Design signalProcess, start of the top module:
module signalProcess(clk, rst, SCK, MOSI, MISO, SSEL);
input clk;
input rst;
input SCK, SSEL, MOSI;
output MISO;
wire [7:0] dataByte;
wire [7:0] sendByte;
reg [7:0] compressedX [63:0];
reg [6:0] inputCounter;
wire byte_received;
reg signalReceived;
wire byteSent;
integer i;
integer j;
assign sendByte = compressedX[j[5:0]];
signalReceive srA(.clk(clk), .rst(rst), .SCK(SCK), .MOSI(MOSI), .byteReceived(byte_received), .dataByte(dataByte), .SSEL(SSEL));
always @(posedge clk)
begin 
  if(rst)
  begin
    i <= 0;
    inputCounter <= 7'b0000000;
  end
  else if(~signalReceived)
  begin
    if(byte_received)
    begin
      i <= i+1;
      inputCounter <= inputCounter + 7'b0000001; 
    end
  end
end
always @(posedge clk)
begin 
  if(~rst && ~signalReceived && byte_received && i >= 0 && i < 64)
    compressedX[i[5:0]] <= dataByte;
end
always @(posedge clk)
begin
  if(rst)
    signalReceived <= 1'b0;
  else
    signalReceived <= (inputCounter == 7'b1000000);
end
  ...
Settings: LEC_CHECK=0, CAP_MARGIN=35, CELL_PAD_IN_SITES_DETAIL_PLACEMENT=0, CORE_MARGIN=6, CORE_UTILIZATION=40, CTS_CLUSTER_SIZE=35, GPL_ROUTABILITY_DRIVEN=0, HOLD_SLACK_MARGIN=0.2, PLACE_DENSITY=0.53, SETUP_SLACK_MARGIN=0.48, SLEW_MARGIN=20; clock period 4.96 ns.
run.sh (not shown) runs the stock make flow with config.mk's settings and CLKGATE_MAP_FILE=.
The first run finished clean.
==> next run, changes <==
Settings changed: CAP_MARGIN 35 to 20, CELL_PAD_IN_SITES_DETAIL_PLACEMENT 0 to unset, CORE_MARGIN 6 to 2, CORE_UTILIZATION 40 to 72, CTS_CLUSTER_SIZE 35 to unset, GPL_ROUTABILITY_DRIVEN 0 to unset, HOLD_SLACK_MARGIN 0.2 to unset, PLACE_DENSITY 0.53 to unset, PLACE_DENSITY_LB_ADDON set to 0.0, SETUP_SLACK_MARGIN 0.48 to 0.71.
Clock period 4.96 ns to 2.52 ns, I/O delays scaled along.
Result: Now the flow finished but failed the layout checks on negative setup slack; core utilization went up by 46 points; routed wire length went up by a quarter to a third; count of clock-buffer cells in the layout went down by 15; design area went up by roughly a tenth; global-route usage went up by 24 points; worst setup slack gets worse by 2.0 ns; final cell count went down by a little under a tenth; via count went up by a quarter to a third; total power went up by well over a third; hold slack gets worse by 0.026 ns; flip-flop count is unchanged.
==> next run, changes <==
Settings changed: CAP_MARGIN 20 to 25, CELL_PAD_IN_SITES_GLOBAL_PLACEMENT set to 0, CTS_CLUSTER_DIAMETER set to 89, CTS_CLUSTER_SIZE set to 17, GPL_ROUTABILITY_DRIVEN set to 1, GPL_TIMING_DRIVEN set to 1, MIN_ROUTING_LAYER set to met1, PLACE_DENSITY set to 0.37, PLACE_DENSITY_LB_ADDON 0.0 to unset, SETUP_SLACK_MARGIN 0.71 to 0.39, SLEW_MARGIN 20 to 10, TNS_END_PERCENT set to 60.
Effect: The new run produced a clean layout. Cell area is lower by 7.8%. Clock-buffer cell count is lower by 5. Routed wire length is lower by 30%. First-iteration DRC count is lower by 48%.
==> next run, changes <==
Settings changed: SLEW_MARGIN 10 to 20, TNS_END_PERCENT 60 to unset.
Clock period 2.52 ns to 2.55 ns, I/O delays scaled along.
Flip-flop count does not change.
Cell area is lower by about 0.5%.
Non-clock buffer count is unchanged.
Sequential power hardly moves.
Total power drops by about 1.5%.
Area after synthesis stays the same.
Critical path depth does not change.
First-iteration DRC count came out higher by about 7%.
Sequential share of layout area went up by 0.34 points.
Worst setup slack gets better by 0.028 ns.
==> next run, changes <==
Settings changed: CAP_MARGIN 25 to 20, CELL_PAD_IN_SITES_GLOBAL_PLACEMENT 0 to unset, CTS_CLUSTER_DIAMETER 89 to unset, CTS_CLUSTER_SIZE 17 to 25, GPL_ROUTABILITY_DRIVEN 1 to unset, GPL_TIMING_DRIVEN 1 to unset, MIN_ROUTING_LAYER met1 to unset, PLACE_DENSITY 0.37 to unset, SETUP_SLACK_MARGIN 0.39 to -0.46.
Clock period 2.55 ns to 5.64 ns, I/O delays scaled along.
What happened:
- clock skew is about the same
- non-clock buffer count decreases by 149
- cell count decreases by 6.0%
- cell area decreases by 4.3%
- clock-buffer cell count increases by 5
- synthesized area stays the same
==> next run, changes <==
Settings changed: CORE_UTILIZATION 72 to 22, CTS_CLUSTER_SIZE 25 to unset, SETUP_SLACK_MARGIN -0.46 to unset.
Clock period 5.64 ns to 4.54 ns, I/O delays scaled along.
The new run completed without violations.
Power came out higher by 28%.
Final area goes up by 6.9%.
Via count drops by about 2%.
Synthesized cell count stays the same.
Utilization went down by 55 points.
Setup slack is worse by 0.49 ns.


== build 49 ==
The RTL this note starts from:
==> flow/design.v <==
`timescale 1ns / 1ps
module signalReceive(clk, rst, SCK, MOSI, byteReceived, dataByte, SSEL);
input clk;
input rst;
input SCK, SSEL, MOSI;
output byteReceived;
output [7:0] dataByte;
reg [2:0] bitcnt;
reg byte_received;   
reg [7:0] byte_data_received;
assign byteReceived = byte_received;
assign dataByte = byte_data_received;
reg [2:0] SCKr;  
reg [2:0] SSELr;  
reg [1:0] MOSIr; 
always @(posedge clk) 
begin
  if (rst)
    SCKr <= 3'b000;
  else
    SCKr <= {SCKr[1:0], SCK};
end
wire SCK_risingedge = (SCKr[2:1]==2'b01);   
wire SCK_fallingedge = (SCKr[2:1]==2'b10);   
always @(posedge clk) 
begin
  if (rst)
    SSELr <= 3'b111;
  else
    SSELr <= {SSELr[1:0], SSEL};
end
wire SSEL_active = ~SSELr[1];   
wire SSEL_startmessage = (SSELr[2:1]==2'b10);   
wire SSEL_endmessage = (SSELr[2:1]==2'b01);   
always @(posedge clk) 
begin
  MOSIr <= {MOSIr[0], MOSI};
end
wire MOSI_data = MOSIr[1];
always @(posedge clk)
begin
  if(rst)
  begin
    bitcnt <= 3'b000;
  end
  else if(~SSEL_active)
  begin
    bitcnt <= 3'b000;
  end
  else
  begin
    if(SCK_risingedge)
    begin
      bitcnt <= bitcnt + 3'b001;
      byte_data_received <= {byte_data_received[6:0], MOSI_data};
    end
  end
end
always @(posedge clk)
begin    
  if (rst)
    byte_received <= 1'b0;
  else
    byte_received <= SSEL_active && SCK_risingedge && (bitcnt==3'b111);
end 
endmodule
module sending(clk, rst, SCK, MISO, SSEL, data, signalReceived, byteSent);
input clk;
input rst;
input SCK;
output MISO;
input SSEL;
input [7:0] data;
input signalReceived;
output byteSent;
reg byte_sent;
assign byteSent = byte_sent;
reg [7:0] byte_data_sent;
reg byte_sent_2clk;
reg [2:0] cnt;
reg [2:0] SCKr;  
always @(posedge clk) 
begin
 if (rst)
   SCKr <= 3'b000;
 else
   SCKr <= {SCKr[1:0], SCK};
end
wire SCK_risingedge = (SCKr[2:1]==2'b01);   
wire SCK_fallingedge = (SCKr[2:1]==2'b10);   
reg [2:0] SSELr;  
always @(posedge clk) 
begin
  if (rst)
    SSELr <= 3'b111;
  else
    SSELr <= {SSELr[1:0], SSEL};
end
wire SSEL_active = ~SSELr[1];   
wire SSEL_startmessage = (SSELr[2:1]==2'b10);   
wire SSEL_endmessage = (SSELr[2:1]==2'b01);   
always @(posedge clk) 
begin
  if(rst)
  begin
    cnt <= 3'b000;
    byte_data_sent <= 8'h00;
  end
  else if(signalReceived)
  begin
    if(~SSEL_active) 
    begin
      cnt<=3'b000;   
    end
    else
    begin
      if(byte_sent_2clk)
      begin
        byte_data_sent <= data;
      end
      if(SCK_risingedge)
      begin
        cnt <= cnt + 3'b001;
        byte_data_sent <= {byte_data_sent[6:0], 1'b0};
      end
    end
  end
end
always @(posedge clk)
begin
  if(rst)
  begin
    byte_sent_2clk <= 1'b0;
    byte_sent <= 1'b0;
  end
  else if(signalReceived)
  begin
    if (byte_sent_2clk)
    begin
      byte_sent_2clk <= 1'b0;
    end
    if (byte_sent)
    begin
      byte_sent_2clk <= 1'b1;
      byte_sent <= SSEL_active && SCK_risingedge && (cnt==3'b111);
    end
    else
    begin
      byte_sent <= SSEL_active && SCK_risingedge && (cnt==3'b111);
    end
  end
end
assign MISO = byte_data_sent[7];   
endmodule
`timescale 1ns / 1ps
module signalProcess(clk, rst, SCK, MOSI, MISO, SSEL);
input clk;
input rst;
input SCK, SSEL, MOSI;
output MISO;
wire [7:0] dataByte;
wire [7:0] sendByte;
reg [7:0] compressedX [63:0];
reg [6:0] inputCounter;
wire byte_received;
reg signalReceived;
wire byteSent;
integer i;
integer j;
assign sendByte = compressedX[j[5:0]];
signalReceive srA(.clk(clk), .rst(rst), .SCK(SCK), .MOSI(MOSI), .byteReceived(byte_received), .dataByte(dataByte), .SSEL(SSEL));
always @(posedge clk)
begin 
  if(rst)
  begin
    i <= 0;
    inputCounter <= 7'b0000000;
  end
  else if(~signalReceived)
  begin
    if(byte_received)
    begin
      i <= i+1;
      inputCounter <= inputCounter + 7'b0000001; 
    end
  end
end
always @(posedge clk)
begin 
  if(~rst && ~signalReceived && byte_received && i >= 0 && i < 64)
    compressedX[i[5:0]] <= dataByte;
end
always @(posedge clk)
begin
  if(rst)
    signalReceived <= 1'b0;
  else
    signalReceived <= (inputCounter == 7'b1000000);
end
sending sB(.clk(clk), .rst(rst), .SCK(SCK), .MISO(MISO), .SSEL(SSEL), .data(sendByte), .signalReceived(signalReceived), .byteSent(byteSent));
always @(posedge clk)
begin
  if(rst)
    j <= -1;
  else if(signalReceived)
  begin
    if(byteSent)
    begin
      j <= j+1;
    end 
  end
end
endmodule
Settings: LEC_CHECK=0, CAP_MARGIN=20, CORE_MARGIN=2, CORE_UTILIZATION=40, SLEW_MARGIN=20; clock period 5.38 ns.
For build 84, these inputs were changed with respect to build 49:
# build 49
export LEC_CHECK = 0
export CAP_MARGIN = 20
export CORE_MARGIN = 2
export CORE_UTILIZATION = 40
export SLEW_MARGIN = 20
create_clock -name core_clock -period 5.38 [get_ports {clk}]
# build 84
export LEC_CHECK = 0
export CAP_MARGIN = 20
export CORE_MARGIN = 2
export CORE_UTILIZATION = 72
export CTS_CLUSTER_DIAMETER = 25
export CTS_CLUSTER_SIZE = 13
export PLACE_DENSITY_LB_ADDON = 0.25
export SETUP_SLACK_MARGIN = 0.35
export SLEW_MARGIN = 20
create_clock -name core_clock -period 2.52 [get_ports {clk}]
--- outcome ---
Diff build 49..build 84 | multiplexer share of the synthesized area | unchanged. Diff build 49 -> build 84 | die area | decrease of 44%. What ended build 84 was a tool error in clock tree synthesis; the run never finished. Number of cells in the design after placement sits lower in build 84 than in build 49.
Edits applied to the flow inputs when going from build 84 to build 10:
# build 84
export LEC_CHECK = 0
export CAP_MARGIN = 20
export CORE_MARGIN = 2
export CORE_UTILIZATION = 72
export CTS_CLUSTER_DIAMETER = 25
export CTS_CLUSTER_SIZE = 13
export PLACE_DENSITY_LB_ADDON = 0.25
export SETUP_SLACK_MARGIN = 0.35
export SLEW_MARGIN = 20
create_clock -name core_clock -period 2.52 [get_ports {clk}]
# build 10
export LEC_CHECK = 0
export CAP_MARGIN = 25
export CELL_PAD_IN_SITES_GLOBAL_PLACEMENT = 0
export CORE_ASPECT_RATIO = 1.3
export CORE_MARGIN = 2
export CORE_UTILIZATION = 72
export CTS_CLUSTER_DIAMETER = 89
export CTS_CLUSTER_SIZE = 17
export GPL_ROUTABILITY_DRIVEN = 1
export GPL_TIMING_DRIVEN = 1
export MIN_ROUTING_LAYER = met1
export PLACE_DENSITY = 0.37
export SETUP_SLACK_MARGIN = 0.39
export SLEW_MARGIN = 40
export TNS_END_PERCENT = 60
create_clock -name core_clock -period 2.52 [get_ports {clk}]
Notes after the runs:
- Summary of build 10 over build 84: number of standard-cell rows in the floorplan picked up an extra 10, effective utilization at floorplan shrank by 0.67 points, mean instance size in the synthesized netlist shows no meaningful change, post-detailed-placement cell area closely matched the old numbers.
- Delta (build 10 minus build 84): horizontal die size decreased by 22 um relative to the old numbers, placer congestion estimate increased by 0.079 relative to the old numbers, number of placed instances, taps included decreased by 14 relative to the old numbers, die area closely matched the old numbers, core area increased by 0.92% relative to the old numbers.
- The post-DP HPWL of build 10 exceeds that of build 84 by 340 um.
- Looking across build 10 and build 84, the single run that reached the end with no open violations was build 10.
- Build 84 did not finish: a tool error stopped it during clock tree synthesis.
- Against build 84, die height in build 10 rose by more than 10%.


north:
// signalProcess: RTL as listed in full above, without the edits since
clock: 6.92 ns
lec_check: 0
cap_margin: 20
core_margin: 2
core_utilization: 70
cts_cluster_size: 25
slew_margin: 20
--- input diff north..south ---
- an added SETUP_SLACK_MARGIN of 0.35
- an added PLACE_DENSITY_LB_ADDON of 0.15
- a change of CTS_CLUSTER_SIZE from 25 to 13
- an added CTS_CLUSTER_DIAMETER of 364
- a change of CORE_UTILIZATION from 70 to 72
- a change of the clock period (ns, I/O delays scaled along) from 6.92 to 2.52
--- outcome ---
Every stage of the flow completed for south, and the final layout passed the timing, design-rule and antenna checks.
In south, final total power is higher than in north.
Taking north as the reference point, the clock power of south rises by 120%.
Setup slack for south: 2620 ps down relative to north
Reported for north and south, fraction of registers with async set or reset after synthesis turned out identical to the last digit.
On met3 routed wirelength: between north and south, it ends up higher for south.
Compared with north, south shows a placer congestion estimate that is about 4% lower.
Final cell area: south above north
Switching part of the total power: south vs north — no meaningful difference
Changes in east relative to south:
- swapping 13 for 17 in CTS_CLUSTER_SIZE
- putting GPL_TIMING_DRIVEN at 1 where nothing was set
- swapping 364 for 89 in CTS_CLUSTER_DIAMETER
- putting TNS_END_PERCENT at 60 where nothing was set
- swapping 0.35 for 0.39 in SETUP_SLACK_MARGIN
- putting PLACE_DENSITY at 0.37 where nothing was set
- putting GPL_ROUTABILITY_DRIVEN at 1 where nothing was set
- putting CELL_PAD_IN_SITES_GLOBAL_PLACEMENT at 0 where nothing was set
- swapping 20 for 40 in SLEW_MARGIN
- swapping 20 for 25 in CAP_MARGIN
- clearing PLACE_DENSITY_LB_ADDON, which used to be 0.15
- putting MIN_ROUTING_LAYER at met1 where nothing was set
--- outcome ---
south leaves less setup margin than east.
Of the two values seen for highest-delay cell along the critical path, mux4_2 was produced by east and dfxtp_4 by south.
east vs south — number of global-route vias before repair dropped 1.1%.
From south to east the numbers moved as follows: share of total power in the clock network shows a reduction of 3.1 points; sequential share of layout area moved down.
Modified inputs, west compared to east
- CELL_PAD_IN_SITES_GLOBAL_PLACEMENT removed (was 0)
- SLEW_MARGIN changed from 40 to 20
- PLACE_DENSITY removed (was 0.37)
- CAP_MARGIN changed from 25 to 10
- GPL_ROUTABILITY_DRIVEN removed (was 1)
- CTS_CLUSTER_DIAMETER removed (was 89)
- PLACE_DENSITY_LB_ADDON newly set to 0.0
- CTS_CLUSTER_SIZE changed from 17 to 48
- TNS_END_PERCENT removed (was 60)
- GPL_TIMING_DRIVEN removed (was 1)
- SETUP_SLACK_MARGIN changed from 0.39 to 0.71
- MIN_ROUTING_LAYER removed (was met1)
## What came out
- Looking at timing endpoint of the critical path, the sB.byte_data_sent[0]$_SDFFE_PP0P_ result is from west; the sB.byte_data_sent[7]$_SDFFE_PP0P_ one comes from east.
- Summary — clock power share, west relative to east: higher, by 10 points.
- Combinational share of power of east is on par with west.
- west does worse than east on fmax.
- | shortest period the worst path allows | higher: west |
- [west] final cell area excluding filler cells rose about 8% relative to east
- Setup WNS east -> west: worse
- Of east and west, just one finished clean: east.
- Finished, but not clean: west, with negative setup slack.
- Total power: west above east


// signalProcess: RTL as listed in full above, without the edits since
Settings: LEC_CHECK=0, CAP_MARGIN=40, CORE_MARGIN=2, CORE_UTILIZATION=72, CTS_CLUSTER_SIZE=51, PLACE_DENSITY_LB_ADDON=0.0, SETUP_SLACK_MARGIN=0.01, SLEW_MARGIN=20; clock period 2.52 ns.
Next try:
CAP_MARGIN = 20   (was 40)
CORE_UTILIZATION = 71   (was 72)
CTS_CLUSTER_SIZE = 13   (was 51)
PLACE_DENSITY_LB_ADDON = unset   (was 0.0)
SETUP_SLACK_MARGIN = 0.35   (was 0.01)
Result:
- critical path depth stays the same
- die area went up by 1.4%
- worst setup slack gets better by 160 ps
- cell area went up by 0.96%
- routed wire length came out lower by 2.5%
- flip-flop count stays the same
- power drops by 3.3%
- sequential power stays flat
- first-iteration DRC count goes down by 14%
- global-route usage shrinks by 1.7 points
Power is estimated from default activity; no workload was simulated.
